job 101:
## riscv_core
module riscv_core(
    input           sys_clk         ,
    input           sys_rst_n       ,
    output  reg     led_test        ,
    output          iram_cs         ,
    output  [11:0]  iram_addr       ,
    input   [31:0]  iram_rdata      ,
    output          dram_cs         ,
    output  [3:0]   dram_we         ,
    output  [11:0]  dram_addr       ,
    output  [31:0]  dram_wdata      ,
    input   [31:0]  dram_rdata      
);
Size: about 1,300 flip-flops.
clock: 5.51 ns
lec_check: 0
cap_margin: 20
cell_pad_in_sites_detail_placement: 0
cell_pad_in_sites_global_placement: 2
core_margin: 2
core_utilization: 61
cts_cluster_diameter: 362
cts_cluster_size: 48
gpl_routability_driven: 1
slew_margin: 20
run.sh (not shown) runs the stock make flow with config.mk's settings and CLKGATE_MAP_FILE=.
Flow for job 101 halted at global placement without I/O, error code GPL-0301.
[inputs] job 102 vs job 101
Settings: clearing CTS_CLUSTER_DIAMETER, which used to be 362; clearing CTS_CLUSTER_SIZE, which used to be 48; swapping 61 for 47 in CORE_UTILIZATION; swapping 2 for 1 in CELL_PAD_IN_SITES_GLOBAL_PLACEMENT; putting PLACE_DENSITY at 0.45 where nothing was set; swapping 5.51 for 5.85 in the clock period (ns, I/O delays scaled along).
Taking job 101 as the reference, in job 102 die width rose 14%; die footprint rose 36,000 µm².
Job 102 completed every stage of the flow, and the final layout passed the timing, design-rule and antenna checks.
NOTE overall die height job 101->job 102 increased by more than 10%
As far as flip-flop and latch count after synthesis is concerned, job 101 and job 102 perform about the same.
Job 102 against job 101: xor and xnor fraction of the mapped netlist area held, core utilization before placement shows a reduction of 14 points.
Comparing job 101 against job 102, there is no change at all in number of flops mapped to enable cells by yosys.
Modified inputs, job 103 compared to job 102
Settings: CORE_UTILIZATION changed from 47 to 40; PLACE_DENSITY removed (was 0.45); SETUP_SLACK_MARGIN newly set to 1.1; CELL_PAD_IN_SITES_DETAIL_PLACEMENT removed (was 0); CELL_PAD_IN_SITES_GLOBAL_PLACEMENT removed (was 1); GPL_ROUTABILITY_DRIVEN removed (was 1); the clock period (ns, I/O delays scaled along) changed from 5.85 to 4.4.
### Flow results
- Job 102 did not stop at any stage, and its layout met the timing, design-rule and antenna checks.
- In job 103 the implementation ran to completion but is not tape-out ready, as the final checks report negative hold slack, negative setup slack.
- Of job 103 and job 102, the lower number of antenna violations at the first check in global routing belongs to job 102.
- Compared with job 102, in job 103 post-place setup slack shrank by 1150 ps; hold slack shrank by 340 ps; wire length grew by about 11%; switching power share of the total grew by 0.47 points; first-pass GRT wire length grew by about 9%.
- The cell area after layout of job 103 was inferior to that of job 102.
- Met2 track utilization from global routing: job 103 and job 102 compared, lower one is job 103
- Clock network fraction of total power (job 103 over job 102): decrease, 3.2 points
- Looking at horizontal die dimension across job 103 and job 102, the one that comes out higher is job 103.
Here is what was changed in the inputs of job 104 compared with job 103.
Settings: SETUP_SLACK_MARGIN: 1.1 -> unset; PLACE_DENSITY: unset -> 0.45; CELL_PAD_IN_SITES_DETAIL_PLACEMENT: unset -> 1; CELL_PAD_IN_SITES_GLOBAL_PLACEMENT: unset -> 1; GPL_ROUTABILITY_DRIVEN: unset -> 1; CORE_UTILIZATION: 40 -> 30; the clock period (ns, I/O delays scaled along): 4.4 -> 11.8.
### Flow results
Comparing the two runs side by side, job 104 comes out ahead of job 103 on worst-case setup margin in the final layout. Job 104 did not stop at any stage, and its layout met the timing, design-rule and antenna checks. Diff job 103 -> job 104: floorplan die area higher; internal power component lower. NOTE cell count job 103->job 104 decreased by a little under 10%. Overall die width for job 104: 15% up relative to job 103. Clock-buffer cell count for job 104: 16% up relative to job 103. Fraction of area in non-clock buffers down 16 points in job 104 wrt job 103. Looking at share of power burned in combinational logic, job 104 sits 11 points below job 103. What job 103 reported for number of antenna violations at the first check in global routing has to be multiplied by 1.5 to get the figure for job 104.

* * *

riscv_core again, from the RTL that the note above started with.
Settings: LEC_CHECK=0, CAP_MARGIN=5, CELL_PAD_IN_SITES_DETAIL_PLACEMENT=2, CELL_PAD_IN_SITES_GLOBAL_PLACEMENT=0, CORE_ASPECT_RATIO=0.64, CORE_MARGIN=2, CORE_UTILIZATION=61, GPL_ROUTABILITY_DRIVEN=1, MAX_ROUTING_LAYER=met4, MIN_ROUTING_LAYER=met1, PLACE_DENSITY_LB_ADDON=0.08, SLEW_MARGIN=20, TNS_END_PERCENT=25; clock period 5.59 ns.
The first run did not get past 3_5_place_dp.
Change:
==> flow/config.mk (replaced) <==
export PLATFORM = sky130hd
export DESIGN_NAME = riscv_core
export DESIGN_NICKNAME = riscv_core
export VERILOG_FILES = /design/flow/design.v
export SDC_FILE = /design/flow/constraint.sdc
export NUM_CORES = 4
export LEC_CHECK = 0
export CAP_MARGIN = 20
export CELL_PAD_IN_SITES_DETAIL_PLACEMENT = 1
export CELL_PAD_IN_SITES_GLOBAL_PLACEMENT = 1
export CORE_MARGIN = 2
export CORE_UTILIZATION = 30
export GPL_ROUTABILITY_DRIVEN = 1
export PLACE_DENSITY = 0.45
export SLEW_MARGIN = 20
==> flow/constraint.sdc (replaced) <==
create_clock -name core_clock -period 7.76 [get_ports {sys_clk}]
set_input_delay 1.5520 -clock core_clock [delete_from_list [all_inputs] [get_ports {sys_clk}]]
set_output_delay 1.5520 -clock core_clock [all_outputs]
set_load 0.01 [all_outputs]
Outcome: With this change the flow passed the timing, design-rule and antenna checks. Die size rose by 100%. Synthesized cell count stays the same. Area after synthesis does not change.

* * *

## violet
Starting RTL as in the previous note.
make LEC_CHECK=0 CAP_MARGIN=20 CORE_MARGIN=2 CORE_UTILIZATION=50 CTS_CLUSTER_SIZE=35 SETUP_SLACK_MARGIN=-0.44 SLEW_MARGIN=20 finish   # period 4.4 ns
violet had finished all stages when the layout checks came back failing, citing negative setup slack.
> inputs changed (violet -> onyx)
Settings: CELL_PAD_IN_SITES_DETAIL_PLACEMENT newly set to 1; CTS_CLUSTER_SIZE removed (was 35); GPL_ROUTABILITY_DRIVEN newly set to 1; SETUP_SLACK_MARGIN removed (was -0.44); CELL_PAD_IN_SITES_GLOBAL_PLACEMENT newly set to 1; PLACE_DENSITY newly set to 0.45; CORE_UTILIZATION changed from 50 to 30; the clock period (ns, I/O delays scaled along) changed from 4.4 to 10.0.
--- outcome ---
onyx ended with every stage complete and zero timing, DRC or antenna violations.
Going from violet to onyx, wire length of the first global-routing pass grew by more than 10%.
Compared with violet, in onyx total wire length went up about 16%, total power fell 57%, finished layout cell area shows a reduction of about 12%, area added between synthesis and finish shrank by 16 points, worst setup slack +3.04 ns.
Delta(portion of total power attributed to sequential cells, onyx - violet) > 0
The inputs of nickel differ from those of onyx as listed below.
Settings: CORE_UTILIZATION changed from 30 to 18; the clock period (ns, I/O delays scaled along) changed from 10.0 to 7.76.
Findings:
- The multi-input combinational cell area on nickel is in line with that on onyx.
- Clock network fraction of design power (higher): onyx
- Cmp nickel vs onyx: via count higher in nickel
- Number of gates on the worst path with buffers counted was higher in onyx than in nickel.
- Worst setup margin is lower on nickel
- Non-clock buffer count, onyx and nickel: larger value in nickel
- Compared with onyx, in nickel final standard cell area without fillers grew by about 4%; TritonCTS buffer count shrank by 0.59%; placement-stage worst setup slack shrank by 1.42 ns; sequential group share of total power grew by 0.4 points.
Power is estimated from default activity; no workload was simulated.
